==> inputs of trial 92 <==
Design adc_processing, start of the top module:
module adc_processing #(
    parameter int SCALING_FACTOR = 310866,
    parameter int SHIFT_FACTOR   = 19,
    parameter int NEGATIVE_FACTOR = 12
) (
    input  logic        clk,
    input  logic        reset,
    input  logic        ready,
    input  logic [15:0] data,
    output logic [15:0] ave_data,
    output logic [15:0] scaled_adc_data
);
==> flow/config.mk <==
export PLATFORM = sky130hd
export DESIGN_NAME = adc_processing
export DESIGN_NICKNAME = adc_processing
export VERILOG_FILES = /design/flow/design.v
export SDC_FILE = /design/flow/constraint.sdc
export NUM_CORES = 4
export LEC_CHECK = 0
export ABC_AREA = 1
export CAP_MARGIN = 20
export CORE_ASPECT_RATIO = 1.17
export CORE_MARGIN = 2
export CORE_UTILIZATION = 72
export CTS_CLUSTER_SIZE = 14
export GPL_ROUTABILITY_DRIVEN = 0
export PLACE_DENSITY_LB_ADDON = 0.11
export SETUP_SLACK_MARGIN = 0.25
export SLEW_MARGIN = 25
==> flow/constraint.sdc <==
create_clock -name core_clock -period 3.84 [get_ports {clk}]
set_input_delay 0.7680 -clock core_clock [delete_from_list [all_inputs] [get_ports {clk}]]
set_output_delay 0.7680 -clock core_clock [all_outputs]
set_load 0.01 [all_outputs]
run.sh (not shown) runs the stock make flow with config.mk's settings and CLKGATE_MAP_FILE=.
==> build 25: changes against trial 92 <==
==> flow/config.mk (replaced) <==
export PLATFORM = sky130hd
export DESIGN_NAME = adc_processing
export DESIGN_NICKNAME = adc_processing
export VERILOG_FILES = /design/flow/design.v
export SDC_FILE = /design/flow/constraint.sdc
export NUM_CORES = 4
export LEC_CHECK = 0
export ABC_AREA = 0
export CAP_MARGIN = 20
export CELL_PAD_IN_SITES_DETAIL_PLACEMENT = 1
export CORE_MARGIN = 5
export CORE_UTILIZATION = 40
export CTS_CLUSTER_DIAMETER = 179
export GPL_TIMING_DRIVEN = 1
export MIN_ROUTING_LAYER = met2
export SLEW_MARGIN = 20
export TNS_END_PERCENT = 30
==> flow/constraint.sdc (replaced) <==
create_clock -name core_clock -period 5.93 [get_ports {clk}]
set_input_delay 1.1860 -clock core_clock [delete_from_list [all_inputs] [get_ports {clk}]]
set_output_delay 1.1860 -clock core_clock [all_outputs]
set_load 0.01 [all_outputs]
==> notes.md <==
Notes on the flow outputs.

- The sequential power reads 28.3 mW.
- The multi-input gate count is 8920.
- Yosys reports the multiplexer fraction of the synthesized area as 27.3%.
- The number of gates on the worst path with buffers counted reads 19.
- The total via count after detailed routing is 122k.
- The fraction of power spent switching nets is 29.0%.
- The number of DRC markers after the initial detailed-route iteration is 7617.
- The flow ran to the end and the layout has no timing, DRC or antenna violations.
- The area growth from synthesis to final layout is 13.0%.
- The first global-routing pass estimated 452000 microns of wire.
- The critical path in the final layout is reported with a setup slack of 0.228 ns.
- The average instance in the mapped netlist occupies 10.6 sq um.
- Per the layout report, the design carries 247 non-clock buffers.
- The period utilization reads 96.2%.
- Clock cells make up 8.42% of the layout cell area.
- Registers take 0.0834 sq mm.
- Per report_power, the Clock row totals 27.2 mW.
- The cell internal power dissipation is 50.7 mW.
- The number of rows in the core area is 226.
- The largest combinational cell category by area is multiplexers.
- The height of the die is 625 microns.
- The fmax is 0.175 GHz.
Source of the figures above: build 25

==> notes.md <==
Notes on the flow outputs.

- The power consumed by the clock network is 37.7 mW.
- Per the detail_route report, the via count comes to 116k.
- The count of plain and timing-repair buffers in the layout is 404.
- The initialized floorplan defines 181 standard-cell rows.
- The clock tree cell share of total cell area is 7.62%.
- The critical path crosses 21 cells after its start point.
- The fmax is 0.206 GHz.
- Switching power as a fraction of the total was reported as 30.7%.
- The number of DRC markers after the initial detailed-route iteration is 8783.
- The run finished, with violations left.
- The worst setup margin is -1.02 ns.
- The cell internal power dissipation is 80.5 mW.
- The first global-routing pass estimated 479000 microns of wire.
- The sequential standard cell area is 0.0835 sq mm.
- Relative to the synthesized area, the layout overhead comes to 9.62%.
- The final-report setup violation count is 16.
- The sequential power reads 47.4 mW.
- The violated checks flagged are setup timing.
- The fraction of synthesized area in multiplexers reads 0%.
- The height of the die reads 498 microns.
- According to the cell report, the number of logic gates is 13.3k.
Source of the figures above: trial 92


==> inputs of yarrow <==
==> flow/design.v <==
module averager
    #(parameter int
        power = 8,  
        N = 12)     
    (
        input logic clk,
        reset,
        EN,
        input logic [N-1:0] Din,    
        output logic [N-1:0] Q      
    );
    logic [N-1:0] REG_ARRAY [2**power:1];
    logic [power+N-1:0] sum;
    assign Q = sum[power+N-1:power];
    always_ff @(posedge clk) begin
        if (reset) begin
            sum <= 0;
            for (int j = 1; j <= 2**power; j++) begin
                REG_ARRAY[j] <= 0;
            end
        end
        else if (EN) begin
            sum <= sum + Din - REG_ARRAY[2**power];
            for (int j = 2**power; j > 1; j--) begin
                REG_ARRAY[j] <= REG_ARRAY[j-1];
            end
            REG_ARRAY[1] <= Din;
        end
    end
endmodule
module adc_processing #(
    parameter int SCALING_FACTOR = 310866,
    parameter int SHIFT_FACTOR   = 19,
    parameter int NEGATIVE_FACTOR = 12
) (
    input  logic        clk,
    input  logic        reset,
    input  logic        ready,
    input  logic [15:0] data,
    output logic [15:0] ave_data,
    output logic [15:0] scaled_adc_data
);
    localparam int SCALING_FACTOR_WIDTH = $clog2(SCALING_FACTOR) + 1;
    localparam int INTERMEDIATE_WIDTH = 16 + SCALING_FACTOR_WIDTH;
    logic [INTERMEDIATE_WIDTH-1:0] scaled_adc_data_temp; 
    logic [15:0] scaled_adc_data_pipe;
    averager #(
        .power(8),  
        .N(16)      
    ) AVERAGER (
        .reset(reset),
        .clk(clk),
        .EN(ready),
        .Din(data),
        .Q(ave_data)
    );
    always_ff @(posedge clk) begin
        if (reset) begin
            scaled_adc_data <= 0;
            scaled_adc_data_temp <= 0;
            scaled_adc_data_pipe <= 0;
        end
        else if (ready) begin
            scaled_adc_data_temp <= ave_data * SCALING_FACTOR;             
            scaled_adc_data_pipe <= scaled_adc_data_temp >> SHIFT_FACTOR;  
            scaled_adc_data      <= scaled_adc_data_pipe - 12;             
        end                                                
    end                                                    
endmodule
==> flow/run.sh <==
#!/bin/bash
# the make line also repeats each setting of config.mk as NAME=value (left out here)
make -C /OpenROAD-flow-scripts/flow DESIGN_CONFIG=/design/flow/config.mk WORK_HOME=/design/flow/orfs CLKGATE_MAP_FILE= finish
==> flow/config.mk <==
export PLATFORM = sky130hd
export DESIGN_NAME = adc_processing
export DESIGN_NICKNAME = adc_processing
export VERILOG_FILES = /design/flow/design.v
export SDC_FILE = /design/flow/constraint.sdc
export NUM_CORES = 4
export LEC_CHECK = 0
export CAP_MARGIN = 20
export CORE_ASPECT_RATIO = 0.75
export CORE_MARGIN = 2
export CORE_UTILIZATION = 68
export CTS_CLUSTER_DIAMETER = 202
export CTS_CLUSTER_SIZE = 15
export GPL_ROUTABILITY_DRIVEN = 0
export SETUP_SLACK_MARGIN = 0.5
export SLEW_MARGIN = 25
==> flow/constraint.sdc <==
create_clock -name core_clock -period 3.38 [get_ports {clk}]
set_input_delay 0.6760 -clock core_clock [delete_from_list [all_inputs] [get_ports {clk}]]
set_output_delay 0.6760 -clock core_clock [all_outputs]
set_load 0.01 [all_outputs]
==> inputs of ember, as changes to yarrow <==
==> flow/config.mk (replaced) <==
export PLATFORM = sky130hd
export DESIGN_NAME = adc_processing
export DESIGN_NICKNAME = adc_processing
export VERILOG_FILES = /design/flow/design.v
export SDC_FILE = /design/flow/constraint.sdc
export NUM_CORES = 4
export LEC_CHECK = 0
export ABC_AREA = 1
export CAP_MARGIN = 20
export CORE_MARGIN = 2
export CORE_UTILIZATION = 40
export GPL_TIMING_DRIVEN = 0
export SLEW_MARGIN = 20
==> flow/constraint.sdc (replaced) <==
create_clock -name core_clock -period 10.0 [get_ports {clk}]
set_input_delay 2.0000 -clock core_clock [delete_from_list [all_inputs] [get_ports {clk}]]
set_output_delay 2.0000 -clock core_clock [all_outputs]
set_load 0.01 [all_outputs]
==> inputs of nickel, as changes to yarrow <==
==> flow/config.mk (replaced) <==
export PLATFORM = sky130hd
export DESIGN_NAME = adc_processing
export DESIGN_NICKNAME = adc_processing
export VERILOG_FILES = /design/flow/design.v
export SDC_FILE = /design/flow/constraint.sdc
export NUM_CORES = 4
export LEC_CHECK = 0
export ABC_AREA = 1
export CAP_MARGIN = 20
export CORE_MARGIN = 2
export CORE_UTILIZATION = 72
export CTS_CLUSTER_SIZE = 15
export PLACE_DENSITY_LB_ADDON = 0.04
export SETUP_SLACK_MARGIN = 1.1
export SLEW_MARGIN = 20
==> flow/constraint.sdc (replaced) <==
create_clock -name core_clock -period 3.85 [get_ports {clk}]
set_input_delay 0.7700 -clock core_clock [delete_from_list [all_inputs] [get_ports {clk}]]
set_output_delay 0.7700 -clock core_clock [all_outputs]
set_load 0.01 [all_outputs]
==> results <==
nickel finished with negative setup slack left. yarrow finished with negative setup slack left. ember ran to the end with no violations. Routed wire length, lowest first: yarrow, nickel, ember. In sequential cell count, ember and nickel do not differ. Via count, highest first: ember, nickel, yarrow. Clock power: ember is lower than yarrow (about 50%). In ember the non-clock buffer count is higher than in nickel, by 1007. The highest global-route usage belongs to nickel, the lowest to ember. Clock skew: ember > nickel > yarrow. Against yarrow, the hold slack of nickel is higher by 0.042 ns. Core utilization: nickel is higher than yarrow (5.1 points). Of ember and yarrow, ember has the higher cell count (gap 47%, measured against yarrow).
No activity file was given, so power comes from the tool's default toggle rates.
